Setup of 12-05:
Design eth_rx, start of the top module:
module eth_rx (
    input wire i_clk,
    input wire i_reset,
    input wire [31:0] i_xver_rx_data,
    output logic [31:0] m00_axis_tdata,
    output logic [3:0] m00_axis_tkeep,
    output logic m00_axis_tvalid,
    output logic m00_axis_tlast,
    output logic m00_axis_tuser
);
For scale: ~6200 cells after synthesis, ~430 flip-flops, ~73 I/O pins, roughly 36000 µm² of cells after synthesis.
export LEC_CHECK = 0
export ABC_AREA = 1
export CAP_MARGIN = 20
export CELL_PAD_IN_SITES_DETAIL_PLACEMENT = 0
export CORE_MARGIN = 2
export CORE_UTILIZATION = 68
export CTS_CLUSTER_DIAMETER = 354
export GPL_TIMING_DRIVEN = 1
export HOLD_SLACK_MARGIN = 0.29
export PLACE_DENSITY_LB_ADDON = 0.06
export SLEW_MARGIN = 20
export TNS_END_PERCENT = 5
create_clock -name core_clock -period 8.38 [get_ports {i_clk}]
run.sh (not shown) runs the stock make flow with config.mk's settings and CLKGATE_MAP_FILE=.
12-05: done, clean on timing, DRC and antenna
### 12-05 -> 03-21
- ABC_AREA removed (was 1)
- PLACE_DENSITY_LB_ADDON removed (was 0.06)
- CTS_CLUSTER_DIAMETER removed (was 354)
- HOLD_SLACK_MARGIN removed (was 0.29)
- GPL_TIMING_DRIVEN removed (was 1)
- CORE_UTILIZATION changed from 68 to 29
- CELL_PAD_IN_SITES_DETAIL_PLACEMENT removed (was 0)
- TNS_END_PERCENT removed (was 5)
- the clock period (ns, I/O delays scaled along) changed from 8.38 to 9.5
Results
Comparing 12-05 and 03-21, design area is lower on 12-05. 03-21 leaves more setup margin than 12-05. 03-21 vs 12-05: cell count down. From 12-05 to 03-21 the numbers moved as follows: static power due to leakage decreased by 3.1 nW relative to the old numbers; final critical path time including I/O delays and setup picked up an extra 1100 ps; proportion of power drawn by combinational gates lower; combined area of all synthesized cells moved up; fmax decreased about 16%.

eth_rx again, from the RTL that the note above started with.
==> flow/design.v (excerpt) <==
module eth_rx (
    input wire i_clk,
    input wire i_reset,
    input wire [31:0] i_xver_rx_data,
    output logic [31:0] m00_axis_tdata,
    output logic [3:0] m00_axis_tkeep,
    output logic m00_axis_tvalid,
    output logic m00_axis_tlast,
    output logic m00_axis_tuser
);
clock: 5.96 ns
lec_check: 0
cap_margin: 0
cell_pad_in_sites_detail_placement: 2
core_margin: 7
core_utilization: 51
gpl_routability_driven: 0
gpl_timing_driven: 0
max_routing_layer: met4
min_routing_layer: met2
setup_slack_margin: 1.4
slew_margin: 20
tns_end_percent: 70
The baseline stopped in detailed placement on DPL-0033.
Edit:
- CAP_MARGIN: 0 -> 20
- CELL_PAD_IN_SITES_DETAIL_PLACEMENT: 2 -> unset
- CORE_MARGIN: 7 -> 10
- CORE_UTILIZATION: 51 -> 69
- GPL_TIMING_DRIVEN: 0 -> unset
- TNS_END_PERCENT: 70 -> 100
- clock period: 5.96 -> 6.22 ns (I/O delays scaled with it)
Effect: The changed run did not get past global routing; die area falls by about a fifth; synthesized cell count stays the same; synthesized area does not change.
Edit:
- CORE_MARGIN: 10 -> 2
- CORE_UTILIZATION: 69 -> 40
- GPL_ROUTABILITY_DRIVEN: 0 -> unset
- MAX_ROUTING_LAYER: met4 -> unset
- MIN_ROUTING_LAYER: met2 -> unset
- SETUP_SLACK_MARGIN: 1.4 -> unset
- TNS_END_PERCENT: 100 -> unset
- clock period: 6.22 -> 6.5 ns (I/O delays scaled with it)
Result: The new run went through all stages and came out clean. Die area is higher by well over a third. Synthesized area stays the same. Synthesized cell count stays the same.
Edit:
- CORE_UTILIZATION: 40 -> 33
- clock period: 6.5 -> 8.65 ns (I/O delays scaled with it)
What happened: The new run finished clean. Non-clock buffer count is lower by 57. Clock-buffer cell count is higher by 1. Hold slack gets better by 6.3 ps. Cell count is higher by about 4%. Via count is lower by 0.61%. Clock power is lower by 29%. Cell area is lower by about 0.55%. Global-route usage is lower by 5.6 points. Total power is lower by about 27%.

job 3079:
Starting RTL as in the previous note.
Settings: LEC_CHECK=0, ABC_AREA=1, CAP_MARGIN=0, CELL_PAD_IN_SITES_DETAIL_PLACEMENT=2, CORE_MARGIN=8, CORE_UTILIZATION=51, CTS_CLUSTER_DIAMETER=175, GPL_ROUTABILITY_DRIVEN=0, GPL_TIMING_DRIVEN=1, MAX_ROUTING_LAYER=met5, MIN_ROUTING_LAYER=met2, PLACE_DENSITY=0.52, SETUP_SLACK_MARGIN=1.4, SLEW_MARGIN=20, TNS_END_PERCENT=70; clock period 5.96 ns.
Job 3079 never completed, since it errored out during detailed placement (3_5_place_dp).
Edits applied to the flow inputs when going from job 3079 to job 2710:
- a deleted GPL_ROUTABILITY_DRIVEN that had been 0
- a deleted CELL_PAD_IN_SITES_DETAIL_PLACEMENT that had been 2
- a deleted GPL_TIMING_DRIVEN that had been 1
- a deleted ABC_AREA that had been 1
- a deleted MAX_ROUTING_LAYER that had been met5
- a change of CAP_MARGIN from 0 to 20
- a deleted TNS_END_PERCENT that had been 70
- a deleted PLACE_DENSITY that had been 0.52
- a change of CORE_MARGIN from 8 to 2
- a change of CORE_UTILIZATION from 51 to 72
- a change of CTS_CLUSTER_DIAMETER from 175 to 321
- a deleted SETUP_SLACK_MARGIN that had been 1.4
- a deleted MIN_ROUTING_LAYER that had been met2
- an added CTS_CLUSTER_SIZE of 98
- a change of the clock period (ns, I/O delays scaled along) from 5.96 to 4.5
## What came out
Job 2710 ends up with a summed instance area of the synthesized netlist that is about 2.3% higher than in job 3079. Job 2710 failed in global routing (5_1_grt) with GRT-0232. Chip footprint (job 2710 / job 3079): 0.67. Row width of the die: job 2710 lower / job 3079 higher. Between job 3079 and job 2710, synthesized net count decreased.
#### Input delta (job 962 over job 2710)
- CTS_CLUSTER_DIAMETER removed (was 321)
- CTS_CLUSTER_SIZE removed (was 98)
- CORE_UTILIZATION changed from 72 to 61
- SETUP_SLACK_MARGIN newly set to 1.32
- the clock period (ns, I/O delays scaled along) changed from 4.5 to 4.79
Results
What the final checks of job 962 revealed, after a flow that finished every stage, was a layout that fails on negative setup slack. Compared with job 2710, in job 962 netlist area before placement saw little to no change; number of gates given a new drive strength after cts picked up an extra 72%. Compared to job 2710, job 962 was floorplanned on a bigger die. Sort job 2710 and job 962 by number of setup buffers added after CTS, descending, and job 962 comes first. Job 962 vs job 2710 — number of rows in the core area rose 8. Reported for job 2710 and job 962, per-instance average area after synthesis turned out identical to the last digit.
The inputs of job 3659 differ from those of job 962 as listed below.
- setting ABC_AREA to 1 for the first time
- setting CTS_CLUSTER_SIZE to 98 for the first time
- setting TNS_END_PERCENT to 10 for the first time
- setting CTS_CLUSTER_DIAMETER to 321 for the first time
- changing CORE_UTILIZATION from 61 to 72
- removing SETUP_SLACK_MARGIN (formerly 1.32)
- changing the clock period (ns, I/O delays scaled along) from 4.79 to 3.3
## What came out
- Job 3659: aborted in global routing (5_1_grt) (tool error)
- Going from job 962 to job 3659, die area shrank by more than 10%.
- In job 3659, sequential-to-total area share from yosys stat is higher than in job 962.
- Effective utilization at floorplan: job 3659 vs job 962 up 12 points
- [compare] base=job 962 new=job 3659: average cell area after synthesis fell about 25%; number of distinct library cells after synthesis fell about 33%.
Power figures rest on the tool's default switching activity, not on a simulated workload.
